## run 1
Design accel_display, start of the top module:
module accel_display(
	input 		          		clk,         
	input 		          		reset_n,
	input 		     [1:0]		SW,
	input 		          		data_update,
	input 		     [15:0]		data_x,
	input 		     [15:0]		data_y,
	output		     [7:0]		HEX0,
	output		     [7:0]		HEX1,
	output		     [7:0]		HEX2,
	output		     [7:0]		HEX3,
	output		reg  [3:0]		VGA_B,
	output		reg  [3:0]		VGA_G,
	output		reg          	VGA_HS,
	output		reg  [3:0]		VGA_R,
	output		reg          	VGA_VS
);
Size: about 3600 cells after synthesis, ~530 flip-flops, roughly 35000 um2 of cells after synthesis.
make LEC_CHECK=0 ABC_AREA=0 CAP_MARGIN=10 CELL_PAD_IN_SITES_DETAIL_PLACEMENT=1 CELL_PAD_IN_SITES_GLOBAL_PLACEMENT=1 CORE_ASPECT_RATIO=1.09 CORE_MARGIN=9 CORE_UTILIZATION=72 GPL_TIMING_DRIVEN=1 MIN_ROUTING_LAYER=met2 SLEW_MARGIN=20 finish   # period 9.46 ns
run.sh (not shown) runs the stock make flow with config.mk's settings and CLKGATE_MAP_FILE=.
Run 1 did not make it past global placement without I/O, where a tool error ended it.
[inputs] run 2 vs run 1
==> flow/config.mk <==
export PLATFORM = sky130hd
export DESIGN_NAME = accel_display
export DESIGN_NICKNAME = accel_display
export VERILOG_FILES = /design/flow/design.v
export SDC_FILE = /design/flow/constraint.sdc
export NUM_CORES = 4
export LEC_CHECK = 0
export ABC_AREA = 1
export CAP_MARGIN = 5
export CORE_MARGIN = 2
export CORE_UTILIZATION = 72
export CTS_CLUSTER_DIAMETER = 227
export SETUP_SLACK_MARGIN = 2.72
export SLEW_MARGIN = 20
==> flow/constraint.sdc <==
create_clock -name core_clock -period 10.6 [get_ports {clk}]
set_input_delay 2.1200 -clock core_clock [delete_from_list [all_inputs] [get_ports {clk}]]
set_output_delay 2.1200 -clock core_clock [all_outputs]
set_load 0.01 [all_outputs]
==> comparison <==
Run 2 did not finish: a tool error stopped it during global routing. Run 2 against run 1: arithmetic-cell share of the synthesized area counting full adders, half adders and majority gates now sits lower, number of distinct library cells after synthesis now sits lower, summed standard-cell area reported by yosys now sits higher. [compare] base=run 1 new=run 2: die width down 1.6%, synthesized-area fraction occupied by and/or/nand/nor cells up 9.2 points, mapped cell area up 320 um2, synthesized cell count up 894. Summary — share of cell area taken by muxes after synthesis, run 2 relative to run 1: lower, by 14 points.
Inputs modified between run 2 and run 3:
==> flow/config.mk <==
export PLATFORM = sky130hd
export DESIGN_NAME = accel_display
export DESIGN_NICKNAME = accel_display
export VERILOG_FILES = /design/flow/design.v
export SDC_FILE = /design/flow/constraint.sdc
export NUM_CORES = 4
export LEC_CHECK = 0
export CAP_MARGIN = 20
export CORE_MARGIN = 2
export CORE_UTILIZATION = 54
export PLACE_DENSITY = 0.6
export SLEW_MARGIN = 20
==> flow/constraint.sdc <==
create_clock -name core_clock -period 16.2 [get_ports {clk}]
set_input_delay 3.2400 -clock core_clock [delete_from_list [all_inputs] [get_ports {clk}]]
set_output_delay 3.2400 -clock core_clock [all_outputs]
set_load 0.01 [all_outputs]
Run 2 → run 3: share of synthesized cell area in and-or and or-and compound cells decreased by 4.8 points relative to the old numbers; area fraction in and, or, nand and nor cells saw a decrease; synthesized chip area reported by yosys fell about 0.9%; width of the chip went up 15%; die size saw an increase.
Changes observed in run 3 relative to run 2: area share of fa/ha/maj cells after synthesis grew by 0.24 points; distinct cell type count of the synthesized netlist grew by 44; half-perimeter wire length after placement grew by about 0.9%; cell area after synthesis shrank by about 0.9%.
Post-placement setup slack: run 3 better than run 2
Run 3: PASS, flow complete, no timing, DRC or antenna violations
Total number of H-tree levels: run 2 vs run 3 identical
The following lists how run 4 was set up differently from run 3:
diff --git a/flow/config.mk b/flow/config.mk
--- a/flow/config.mk
+++ b/flow/config.mk
@@ -6,7 +6,10 @@
 export NUM_CORES = 4
 export LEC_CHECK = 0
+export ABC_AREA = 1
 export CAP_MARGIN = 20
 export CORE_MARGIN = 2
-export CORE_UTILIZATION = 54
+export CORE_UTILIZATION = 71
+export CTS_CLUSTER_DIAMETER = 238
+export CTS_CLUSTER_SIZE = 72
 export PLACE_DENSITY = 0.6
 export SLEW_MARGIN = 20
==> flow/constraint.sdc <==
create_clock -name core_clock -period 9.11 [get_ports {clk}]
set_input_delay 1.8220 -clock core_clock [delete_from_list [all_inputs] [get_ports {clk}]]
set_output_delay 1.8220 -clock core_clock [all_outputs]
set_load 0.01 [all_outputs]
[summary]
In the flow results for run 4 and run 3, the area figure in the yosys stat output is larger on run 4. Diff run 4 and run 3: total die area higher in run 3. In run 4, fraction of the mapped netlist area in adder cells is lower than in run 3. Compared to run 3, run 4 has placement-stage cell area 8.3% higher. On vertical extent of the die: between run 4 and run 3, it ends up higher for run 3. Re post-synthesis simple-gate area fraction: run 3 was lower than run 4. Run 4: total standard cell area after synthesis is 320 um2 higher than what run 3 reported. global routing: run 4 exited with error. Run 3 completed every stage of the flow, and the final layout passed the timing, DRC and antenna checks. Changes observed in run 4 relative to run 3: synthesized cell count went up by 894, die boundary width went down by 12%, post-synthesis area per instance went down by 1.8 um2.

========
Starting RTL as in the previous note.
## accel_display
module accel_display(
	input 		          		clk,         
	input 		          		reset_n,
	input 		     [1:0]		SW,
	input 		          		data_update,
	input 		     [15:0]		data_x,
	input 		     [15:0]		data_y,
	output		     [7:0]		HEX0,
	output		     [7:0]		HEX1,
	output		     [7:0]		HEX2,
	output		     [7:0]		HEX3,
	output		reg  [3:0]		VGA_B,
	output		reg  [3:0]		VGA_G,
	output		reg          	VGA_HS,
	output		reg  [3:0]		VGA_R,
	output		reg          	VGA_VS
);
==> flow/config.mk <==
export PLATFORM = sky130hd
export DESIGN_NAME = accel_display
export DESIGN_NICKNAME = accel_display
export VERILOG_FILES = /design/flow/design.v
export SDC_FILE = /design/flow/constraint.sdc
export NUM_CORES = 4
export LEC_CHECK = 0
export ABC_AREA = 1
export CAP_MARGIN = 5
export CORE_MARGIN = 2
export CORE_UTILIZATION = 72
export CTS_CLUSTER_DIAMETER = 227
export CTS_CLUSTER_SIZE = 15
export PLACE_DENSITY_LB_ADDON = 0.01
export SETUP_SLACK_MARGIN = 3.15
export SLEW_MARGIN = 20
==> flow/constraint.sdc <==
create_clock -name core_clock -period 10.6 [get_ports {clk}]
set_input_delay 2.1200 -clock core_clock [delete_from_list [all_inputs] [get_ports {clk}]]
set_output_delay 2.1200 -clock core_clock [all_outputs]
set_load 0.01 [all_outputs]
The baseline aborted during global routing on GRT-0232.
Then changed:
ABC_AREA = unset   (was 1)
CAP_MARGIN = 20   (was 5)
CORE_UTILIZATION = 40   (was 72)
CTS_CLUSTER_DIAMETER = unset   (was 227)
CTS_CLUSTER_SIZE = unset   (was 15)
PLACE_DENSITY = 0.6   (was unset)
PLACE_DENSITY_LB_ADDON = unset   (was 0.01)
SETUP_SLACK_MARGIN = unset   (was 3.15)
clock period = 16.2 ns   (was 10.6 ns; I/O delays follow)
The changed run completed with no timing, DRC or antenna violations; synthesized area drops slightly; die area climbs by well over a third; synthesized cell count drops by about a fifth.
Then changed:
CORE_UTILIZATION = 62   (was 40)
clock period = 8.34 ns   (was 16.2 ns; I/O delays follow)
Result:
- The changed run finished with setup timing left
- power went up by 100%
- sequential share of layout area decreases by 4.2 points
- worst setup slack gets worse by 3.7 ns
- global-route usage rises by 14 points
- final area grows by 18%
- clock skew decreases by 0.020 ns
- die area goes down by 35%
- critical path depth rose by 1
Then changed:
ABC_AREA = 1   (was unset)
CORE_UTILIZATION = 72   (was 62)
CTS_CLUSTER_DIAMETER = 324   (was unset)
CTS_CLUSTER_SIZE = 98   (was unset)
PLACE_DENSITY = 0.43   (was 0.6)
SETUP_SLACK_MARGIN = -0.75   (was unset)
After rerunning: Now the flow stopped in global routing with GRT-0232. Area after synthesis grows by 0.91%. Synthesized cell count rises by 25%. Die area came out lower by 13%.

========
accel_display again, from the RTL that the note above started with.
make LEC_CHECK=0 CAP_MARGIN=30 CELL_PAD_IN_SITES_GLOBAL_PLACEMENT=0 CORE_ASPECT_RATIO=1.19 CORE_MARGIN=3 CORE_UTILIZATION=26 CTS_CLUSTER_SIZE=96 GPL_ROUTABILITY_DRIVEN=1 GPL_TIMING_DRIVEN=0 MAX_ROUTING_LAYER=met4 PLACE_DENSITY_LB_ADDON=0.11 SETUP_SLACK_MARGIN=-1.12 SLEW_MARGIN=15 TNS_END_PERCENT=35 finish   # period 17.7 ns
The first run completed without violations.
Change:
- CAP_MARGIN: 30 -> 5
- CELL_PAD_IN_SITES_GLOBAL_PLACEMENT: 0 -> default
- CORE_ASPECT_RATIO: 1.19 -> default
- CORE_MARGIN: 3 -> 2
- CORE_UTILIZATION: 26 -> 72
- CTS_CLUSTER_SIZE: 96 -> default
- GPL_ROUTABILITY_DRIVEN: 1 -> default
- GPL_TIMING_DRIVEN: 0 -> default
- MAX_ROUTING_LAYER: met4 -> default
- PLACE_DENSITY_LB_ADDON: 0.11 -> default
- SETUP_SLACK_MARGIN: -1.12 -> default
- SLEW_MARGIN: 15 -> 20
- TNS_END_PERCENT: 35 -> default
- clock period: 17.7 -> 13.9 ns (I/O delays scaled with it)
Clock power goes up by about 24%.
Total power goes up by 24%.
Design area goes down by about 5%.
Hold slack improves by 0.0068 ns.
Die size goes down by about 60%.
Non-clock buffer count goes down by 153.
Count of clock-buffer cells in the layout goes down by 19.
Combinational power goes up by about 5%.
Worst setup slack degrades by 1.9 ns.
Via count goes up by about 0.75%.
Synthesized cell count stays the same.
Change:
- ABC_AREA: default -> 1
- CTS_CLUSTER_DIAMETER: default -> 227
- SETUP_SLACK_MARGIN: default -> 3.15
- clock period: 13.9 -> 10.6 ns (I/O delays scaled with it)
Outcome:
- This time the run died in global routing (5_1_grt)
- synthesized area increases by 0.91%
- synthesized cell count increases by 25%
- die area increases by 0.89%
Change:
- CAP_MARGIN: 5 -> 20
- CORE_UTILIZATION: 72 -> 70
- CTS_CLUSTER_DIAMETER: 227 -> default
- PLACE_DENSITY: default -> 0.6
- SETUP_SLACK_MARGIN: 3.15 -> default
- clock period: 10.6 -> 10.1 ns (I/O delays scaled with it)
The new run ran to the end with violations: setup timing.
Synthesized cell count does not change.
Area after synthesis is unchanged.
Die area rises by 2.8%.
Change:
- ABC_AREA: 1 -> default
- CORE_UTILIZATION: 70 -> 40
- clock period: 10.1 -> 20.0 ns (I/O delays scaled with it)
=>
- With this change the flow went through all stages and came out clean
- wire length drops by about 20%
- non-clock buffer count drops by 293
- synthesized area drops by 0.90%
- die area climbs by about 70%
- final area drops by 7.8%
- power drops by 81%
- global-route usage drops by 16 points
Change:
- clock period: 20.0 -> 11.1 ns (I/O delays scaled with it)
Outcome: Critical path depth increases by 1; global-route usage increases by 0.81 points; power increases by well over a third; design area increases by a little under a tenth; synthesized cell count stays the same; final cell count increases by a few percent; count of clock-buffer cells in the layout increases by 10; via count increases by a few percent; worst setup slack degrades by 3.9 ns.

========
accel_display again, from the RTL that the note above started with.
export LEC_CHECK = 0
export CAP_MARGIN = 20
export CORE_MARGIN = 2
export CORE_UTILIZATION = 68
export CTS_CLUSTER_SIZE = 41
export SETUP_SLACK_MARGIN = 3.08
export SLEW_MARGIN = 20
create_clock -name core_clock -period 13.1 [get_ports {clk}]
Change:
CORE_UTILIZATION = 35   (was 68)
CTS_CLUSTER_SIZE = unset   (was 41)
PLACE_DENSITY = 0.6   (was unset)
SETUP_SLACK_MARGIN = unset   (was 3.08)
clock period = 24.7 ns   (was 13.1 ns; I/O delays follow)
=> The new run produced a clean layout; wire length shrinks by roughly a tenth; setup slack improves by 6500 ps; via count shrinks by a little under a tenth; clock skew grows by 13 ps; sequential share of layout area grows by 1.4 points; total power shrinks by well over a third; count of clock-buffer cells in the layout grows by 13; register-to-register slack improves by 9700 ps; synthesized cell count is unchanged.
Change:
CORE_UTILIZATION = 68   (was 35)
CTS_CLUSTER_SIZE = 41   (was unset)
PLACE_DENSITY = unset   (was 0.6)
SETUP_SLACK_MARGIN = 3.8   (was unset)
clock period = 13.2 ns   (was 24.7 ns; I/O delays follow)
Worst setup slack gets worse by 7100 ps.
Via count came out higher by 13%.
Utilization came out higher by 44 points.
Worst hold slack barely changes.
Total power came out higher by about 80%.
Non-clock buffer count came out higher by 217.
Sequential share of layout area came out lower by 1.9 points.
Combinational power came out higher by about 130%.
Routed wire length came out higher by 28%.

========
red:
Starting RTL as in the previous note.
clock: 9.95 ns
lec_check: 0
cap_margin: 20
core_aspect_ratio: 0.51
core_margin: 7
core_utilization: 46
cts_cluster_diameter: 62
cts_cluster_size: 52
max_routing_layer: met4
min_routing_layer: met1
place_density_lb_addon: 0.05
slew_margin: 20
tns_end_percent: 50
red: complete, dirty (negative setup slack)
diff inputs: red => green
- removing MAX_ROUTING_LAYER (formerly met4)
- removing PLACE_DENSITY_LB_ADDON (formerly 0.05)
- changing CORE_UTILIZATION from 46 to 60
- removing TNS_END_PERCENT (formerly 50)
- removing MIN_ROUTING_LAYER (formerly met1)
- removing CTS_CLUSTER_DIAMETER (formerly 62)
- changing CORE_MARGIN from 7 to 2
- removing CTS_CLUSTER_SIZE (formerly 52)
- removing CORE_ASPECT_RATIO (formerly 0.51)
- setting SETUP_SLACK_MARGIN to 3.42 for the first time
- changing the clock period (ns, I/O delays scaled along) from 9.95 to 11.8
[summary]
- Delta (green minus red): starting utilization of the core area has increased; minimum setup slack in the final design has increased.
- green ended with less power than red.
- Between red and green, share of the clock period used by the worst path is higher for red, green comes in under that.
- Run comparison: red global routing's busiest layer met1; green global routing's busiest layer met2
- green improves on red in first-iteration DRC count.
- red: flow complete, layout not clean; failing: negative setup slack
- green: flow completed, timing, DRC and antenna clean

========
accel_display again, from the RTL that the note above started with.
Settings: LEC_CHECK=0, ABC_AREA=1, CAP_MARGIN=20, CORE_MARGIN=2, CORE_UTILIZATION=70, CTS_CLUSTER_SIZE=57, HOLD_SLACK_MARGIN=0.24, PLACE_DENSITY=0.6, SETUP_SLACK_MARGIN=2.6, SLEW_MARGIN=20; clock period 10.1 ns.
The starting point stopped in 5_1_grt (GRT-0232).
Then changed:
- ABC_AREA: 1 -> not set
- CORE_UTILIZATION: 70 -> 64
- CTS_CLUSTER_SIZE: 57 -> not set
- HOLD_SLACK_MARGIN: 0.24 -> not set
- SETUP_SLACK_MARGIN: 2.6 -> not set
- clock period: 10.1 -> 12.4 ns (I/O delays scaled with it)
Now the flow finished with timing, DRC and antenna clean; synthesized cell count drops by 20%; die area grows by 8.2%; synthesized area shrinks by 0.90%.

========
Setup of build 51:
Starting RTL as in the previous note.
clock: 26.9 ns
lec_check: 0
abc_area: 0
cap_margin: 20
cell_pad_in_sites_global_placement: 2
core_margin: 10
core_utilization: 69
cts_cluster_diameter: 59
gpl_routability_driven: 0
gpl_timing_driven: 0
max_routing_layer: met5
place_density_lb_addon: 0.05
setup_slack_margin: 0.77
slew_margin: 20
Build 51 did not finish: a tool error stopped it during global placement without I/O.
Inputs modified between build 51 and build 67:
- MAX_ROUTING_LAYER: met5 -> met4
- CELL_PAD_IN_SITES_GLOBAL_PLACEMENT: 2 -> unset
- PLACE_DENSITY: unset -> 0.6
- PLACE_DENSITY_LB_ADDON: 0.05 -> unset
- GPL_TIMING_DRIVEN: 0 -> 1
- ABC_AREA: 0 -> 1
- CORE_MARGIN: 10 -> 2
==> results <==
Build 67 vs build 51: cell area after synthesis up. Side by side, share of synthesized cell area in full adder, half adder and majority cells turned out lower in build 67 than in build 51. The synthesis-stage register bit count on build 51 is in line with that on build 67. No stage failed in build 67, and the final checks on the layout all came back clean. Summary of build 67 over build 51: area fraction in mux cells down 14 points; post-synthesis share of cell area spent on and, or, nand and nor gates up 9.2 points; synthesized cell count up about 25%. Overall die height | build 67 below build 51. Of build 51 and build 67, the lower die area belongs to build 67. The yosys stat chip area of build 67 exceeds that of build 51 by about 0.9%. Comparing initial standard-cell utilization of the core for build 51 and build 67, the smaller number came from build 67.
Here is what was changed in the inputs of build 30 compared with build 67.
- PLACE_DENSITY_LB_ADDON now 0.05, previously not set
- CELL_PAD_IN_SITES_GLOBAL_PLACEMENT now 2, previously not set
- CTS_CLUSTER_SIZE now 16, previously not set
- ABC_AREA now 0, was 1
- GPL_ROUTABILITY_DRIVEN now 1, was 0
- CORE_MARGIN now 10, was 2
- TNS_END_PERCENT now 60, previously not set
- MAX_ROUTING_LAYER now met5, was met4
- PLACE_DENSITY no longer set, was 0.6
- GPL_TIMING_DRIVEN now 0, was 1
--- outcome ---
Build 30 did not finish: a tool error stopped it during global placement without I/O.
As of build 30, summed instance area of the synthesized netlist had fallen slightly compared to build 67.
Build 30 vs build 67, number of distinct library cell variants in the gate-level netlist after synthesis went up by about 60%.
Changes observed in build 30 relative to build 67: synthesis area per yosys moved down; synthesized-area fraction occupied by and/or/nand/nor cells saw a decrease.
For build 71, these inputs were changed with respect to build 30:
- CORE_MARGIN: 10 -> 2
- CTS_CLUSTER_SIZE: 16 -> unset
- TNS_END_PERCENT: 60 -> unset
- GPL_ROUTABILITY_DRIVEN: 1 -> 0
- HOLD_SLACK_MARGIN: unset -> 0.25
### Flow results
- Comparing build 71 against build 30, there is no change at all in area reported by Yosys stat.
- As far as post-synthesis simple-gate area fraction goes, build 30 and build 71 are indistinguishable; the numbers are identical.
- Summary of build 71 over build 30: area fraction in compound gates essentially unchanged; pre-placement core utilization fell 0.86 points; die area lower; height of the die went down; core region area went up 1.2%.
- As far as synthesized-area fraction occupied by adder cells goes, build 71 and build 30 are indistinguishable; the numbers are identical.
- Status: build 71 FAILED at global placement without I/O (tool error)
- Floorplan die width sits lower in build 71 than in build 30.
No activity file was given, so power comes from the tool's default toggle rates.
